Setup of run 1:
## cordic_advanced
module cordic_advanced #(
    parameter DATA_WIDTH = 18,           
    parameter ANGLE_WIDTH = 32,          
    parameter ITERATIONS = 18,           
    parameter PIPELINE_STAGES = 18       
)(
    input  wire                         clk,
    input  wire                         rst_n,
    input  wire                         enable,
    input  wire signed [DATA_WIDTH-1:0] x_in,
    input  wire signed [DATA_WIDTH-1:0] y_in,
    input  wire signed [ANGLE_WIDTH-1:0] z_in,           
    input  wire                         data_valid_in,
    output wire                         data_ready_out,
    output wire signed [DATA_WIDTH:0]   x_out,
    output wire signed [DATA_WIDTH:0]   y_out,
    output wire signed [ANGLE_WIDTH-1:0] z_out,
    output wire                         data_valid_out,
    input  wire                         data_ready_in,
    output wire                         overflow,
    output wire [15:0]                  iterations_count,
    output wire [31:0]                  throughput_counter
);
For scale: ~1400 flip-flops, about 120000 um^2 of cells after synthesis.
make LEC_CHECK=0 CAP_MARGIN=20 CELL_PAD_IN_SITES_GLOBAL_PLACEMENT=3 CORE_MARGIN=9 CORE_UTILIZATION=15 CTS_CLUSTER_SIZE=14 GPL_ROUTABILITY_DRIVEN=0 GPL_TIMING_DRIVEN=1 MAX_ROUTING_LAYER=met4 MIN_ROUTING_LAYER=met1 PLACE_DENSITY_LB_ADDON=0.18 SETUP_SLACK_MARGIN=1.46 SLEW_MARGIN=20 TNS_END_PERCENT=95 finish   # period 6.37 ns
run.sh (not shown) runs the stock make flow with config.mk's settings and CLKGATE_MAP_FILE=.
#### Input delta (run 2 over run 1)
Settings: removing PLACE_DENSITY_LB_ADDON (formerly 0.18); removing GPL_TIMING_DRIVEN (formerly 1); removing SETUP_SLACK_MARGIN (formerly 1.46); removing CELL_PAD_IN_SITES_GLOBAL_PLACEMENT (formerly 3); removing GPL_ROUTABILITY_DRIVEN (formerly 0); changing CORE_MARGIN from 9 to 2; removing CTS_CLUSTER_SIZE (formerly 14); changing CORE_UTILIZATION from 15 to 70; removing TNS_END_PERCENT (formerly 95); removing MAX_ROUTING_LAYER (formerly met4); removing MIN_ROUTING_LAYER (formerly met1); changing the clock period (ns, I/O delays scaled along) from 6.37 to 3.7.
==> results <==
HPWL after detailed placement, run 2 and run 1, higher one = run 1.
Run 2 ends up with lower largest stage delay on the critical path than run 1 does.
[run 2] flow finished | final checks: failed | reasons: setup timing
Comparing run 2 and run 1, the higher critical path depth was measured on run 2.
Run 2: clock tree buffer depth lower than run 1
The number of storage elements in the synthesis netlist was comparable across run 2 and run 1.
The critical path endpoint comes out x_pipe[4][18]$_DFFE_PN0P_ in one run and x_pipe[10][15]$_DFFE_PN0P_ in the other, namely in run 2 and run 1 respectively.
The maximum clock frequency of run 2 was superior to that of run 1.
Run comparison: run 2 highest metal layer used by the detailed router met5; run 1 highest metal layer used by the detailed router met4
Diff run 2 and run 1: sequential share of layout area lower in run 1


## lane 1
Starting RTL as in the previous note.
export LEC_CHECK = 0
export CAP_MARGIN = 20
export CORE_MARGIN = 2
export CORE_UTILIZATION = 72
export CTS_CLUSTER_DIAMETER = 32
export SETUP_SLACK_MARGIN = 0.5
export SLEW_MARGIN = 20
create_clock -name core_clock -period 2.03 [get_ports {clk}]
No final results exist for lane 1, since it was stopped by error DPL-0038 during clock tree synthesis (4_1_cts).
### lane 1 -> lane 2
# lane 1
export LEC_CHECK = 0
export CAP_MARGIN = 20
export CORE_MARGIN = 2
export CORE_UTILIZATION = 72
export CTS_CLUSTER_DIAMETER = 32
export SETUP_SLACK_MARGIN = 0.5
export SLEW_MARGIN = 20
create_clock -name core_clock -period 2.03 [get_ports {clk}]
# lane 2
export LEC_CHECK = 0
export CAP_MARGIN = 20
export CORE_MARGIN = 2
export CORE_UTILIZATION = 72
export PLACE_DENSITY = 0.64
export SETUP_SLACK_MARGIN = 1.06
export SLEW_MARGIN = 20
create_clock -name core_clock -period 3.64 [get_ports {clk}]
- Status: lane 2 FAILED at global routing (5_1_grt) (tool error)
- [compare] base=lane 1 new=lane 2: post-synth net total ~0 delta, adder-cell area share of the yosys netlist ~0 delta, die size ~0 delta, worst setup slack after placement +1.83 ns, yosys-reported design area after synthesis ~0 delta.
- Diff lane 2 and lane 1: post-placement cell area lower in lane 2
- Row number of placed cells counting well taps: lane 2 lower / lane 1 higher
- Lane 2 and lane 1 ended up with roughly the same synthesized cell count.
- Comparing lane 2 against lane 1, there is no change at all in die boundary height.
- Lane 2 vs lane 1 — global placer's final weighted congestion dropped about 7%.
- Detailed placer's ending HPWL on lane 2 is ahead of lane 1.
Relative to lane 2, the following input files were edited for lane 3:
# lane 2
export LEC_CHECK = 0
export CAP_MARGIN = 20
export CORE_MARGIN = 2
export CORE_UTILIZATION = 72
export PLACE_DENSITY = 0.64
export SETUP_SLACK_MARGIN = 1.06
export SLEW_MARGIN = 20
create_clock -name core_clock -period 3.64 [get_ports {clk}]
# lane 3
export LEC_CHECK = 0
export CAP_MARGIN = 20
export CORE_MARGIN = 2
export CORE_UTILIZATION = 72
export CTS_CLUSTER_DIAMETER = 363
export CTS_CLUSTER_SIZE = 100
export PLACE_DENSITY = 0.38
export SETUP_SLACK_MARGIN = 0.46
export SLEW_MARGIN = 20
create_clock -name core_clock -period 2.43 [get_ports {clk}]
## What came out
Lane 3: DPL-0033 in clock tree synthesis (4_1_cts) -> run aborted. Cell area after placement: lane 3 vs lane 2 up about 20%. Taking lane 2 as the reference, in lane 3 number of primary I/O pins neither gained nor lost much; chip area estimate from yosys synthesis was more or less identical; mean cell area of the mapped netlist flat. As far as synthesized cell count goes, lane 2 and lane 3 are indistinguishable; the numbers are identical.
Here is what was changed in the inputs of lane 4 compared with lane 3.
# lane 3
export LEC_CHECK = 0
export CAP_MARGIN = 20
export CORE_MARGIN = 2
export CORE_UTILIZATION = 72
export CTS_CLUSTER_DIAMETER = 363
export CTS_CLUSTER_SIZE = 100
export PLACE_DENSITY = 0.38
export SETUP_SLACK_MARGIN = 0.46
export SLEW_MARGIN = 20
create_clock -name core_clock -period 2.43 [get_ports {clk}]
# lane 4
export LEC_CHECK = 0
export CAP_MARGIN = 20
export CORE_MARGIN = 2
export CORE_UTILIZATION = 40
export SLEW_MARGIN = 20
create_clock -name core_clock -period 4.5 [get_ports {clk}]
==> comparison <==
Lane 4 went all the way through the flow, and no timing, DRC or antenna check failed. Lane 4 vs lane 3, pre-CTS setup slack went up by 2.25 ns. Delta (lane 4 minus lane 3): number of top-level design ports saw little to no change; cell count after placement saw a decrease; area after synthesis saw little to no change. Die size: lane 4 exceeds lane 3.


Setup of run A:
cordic_advanced again, from the RTL that the note above started with.
// cordic_advanced
module cordic_advanced #(
    parameter DATA_WIDTH = 18,           
    parameter ANGLE_WIDTH = 32,          
    parameter ITERATIONS = 18,           
    parameter PIPELINE_STAGES = 18       
)(
    input  wire                         clk,
    input  wire                         rst_n,
    input  wire                         enable,
    input  wire signed [DATA_WIDTH-1:0] x_in,
    input  wire signed [DATA_WIDTH-1:0] y_in,
    input  wire signed [ANGLE_WIDTH-1:0] z_in,           
    input  wire                         data_valid_in,
    output wire                         data_ready_out,
    output wire signed [DATA_WIDTH:0]   x_out,
    output wire signed [DATA_WIDTH:0]   y_out,
    output wire signed [ANGLE_WIDTH-1:0] z_out,
    output wire                         data_valid_out,
    input  wire                         data_ready_in,
    output wire                         overflow,
    output wire [15:0]                  iterations_count,
    output wire [31:0]                  throughput_counter
);
export LEC_CHECK = 0
export ABC_AREA = 0
export CAP_MARGIN = 20
export CELL_PAD_IN_SITES_DETAIL_PLACEMENT = 0
export CORE_ASPECT_RATIO = 0.7
export CORE_MARGIN = 2
export CORE_UTILIZATION = 19
export CTS_CLUSTER_DIAMETER = 262
export CTS_CLUSTER_SIZE = 10
export GPL_ROUTABILITY_DRIVEN = 0
export MAX_ROUTING_LAYER = met5
export SLEW_MARGIN = 5
export TNS_END_PERCENT = 90
create_clock -name core_clock -period 6.36 [get_ports {clk}]
diff inputs: run A => run B
==> flow/config.mk <==
export PLATFORM = sky130hd
export DESIGN_NAME = cordic_advanced
export DESIGN_NICKNAME = cordic_advanced
export VERILOG_FILES = /design/flow/design.v
export SDC_FILE = /design/flow/constraint.sdc
export NUM_CORES = 4
export LEC_CHECK = 0
export CAP_MARGIN = 20
export CORE_MARGIN = 2
export CORE_UTILIZATION = 72
export PLACE_DENSITY = 0.64
export SETUP_SLACK_MARGIN = 1.05
export SLEW_MARGIN = 20
==> flow/constraint.sdc <==
create_clock -name core_clock -period 3.64 [get_ports {clk}]
set_input_delay 0.7280 -clock core_clock [delete_from_list [all_inputs] [get_ports {clk}]]
set_output_delay 0.7280 -clock core_clock [all_outputs]
set_load 0.01 [all_outputs]
## What came out
Run A: all stages complete, timing, DRC and antenna checks passed. Run status, run B: aborted in global routing (5_1_grt), error GRT-0232. Status: post-synth tally of flip-flops with integrated enable parity (run A, run B). Re post-synthesis async set-or-reset flop share: no difference whatsoever between run A and run B. Going from run A to run B, the count of standard-cell rows was found to have gone down by 96.
### run B -> run C
-- flow/config.mk --
<<< run B, line 8
export CAP_MARGIN = 20
export CORE_MARGIN = 2
export CORE_UTILIZATION = 72
export PLACE_DENSITY = 0.64
export SETUP_SLACK_MARGIN = 1.05
export SLEW_MARGIN = 20
>>> run C, line 8
export CAP_MARGIN = 20
export CORE_MARGIN = 2
export CORE_UTILIZATION = 40
export SLEW_MARGIN = 20
==> flow/constraint.sdc <==
create_clock -name core_clock -period 4.32 [get_ports {clk}]
set_input_delay 0.8640 -clock core_clock [delete_from_list [all_inputs] [get_ports {clk}]]
set_output_delay 0.8640 -clock core_clock [all_outputs]
set_load 0.01 [all_outputs]
==> results <==
- Both conditions hold for run C: the flow ran to the end and the final layout passed the timing, design-rule and antenna checks.
- Quantity of gates resized following cts is higher on run B
- The die of run C is larger than the one used in run B.
- As of run C, instance count after placement with tap cells included had risen by a little under 10% compared to run B.
### run C -> run D
-- flow/config.mk --
<<< run C, line 8
export CAP_MARGIN = 20
export CORE_MARGIN = 2
export CORE_UTILIZATION = 40
export SLEW_MARGIN = 20
>>> run D, line 8
export CAP_MARGIN = 20
export CORE_MARGIN = 2
export CORE_UTILIZATION = 70
export SLEW_MARGIN = 20
==> flow/constraint.sdc <==
create_clock -name core_clock -period 3.64 [get_ports {clk}]
set_input_delay 0.7280 -clock core_clock [delete_from_list [all_inputs] [get_ports {clk}]]
set_output_delay 0.7280 -clock core_clock [all_outputs]
set_load 0.01 [all_outputs]
[summary]
Max count of cell instances traversed by the critical path across run D and run C: run C
Sort run D and run C by violation count after the first detailed-routing iteration desc -> top: run D
Of run C and run D, only run C finishes the flow clean.
Every stage of run D finished as expected; the final checks, on the other hand, flagged setup timing, which means the layout fails.
Number of hold-repair buffers added at the cts stage: run D vs run C identical
Between run C and run D, the flow reports number of non-clock buffers in the layout increasing by more than 100%.
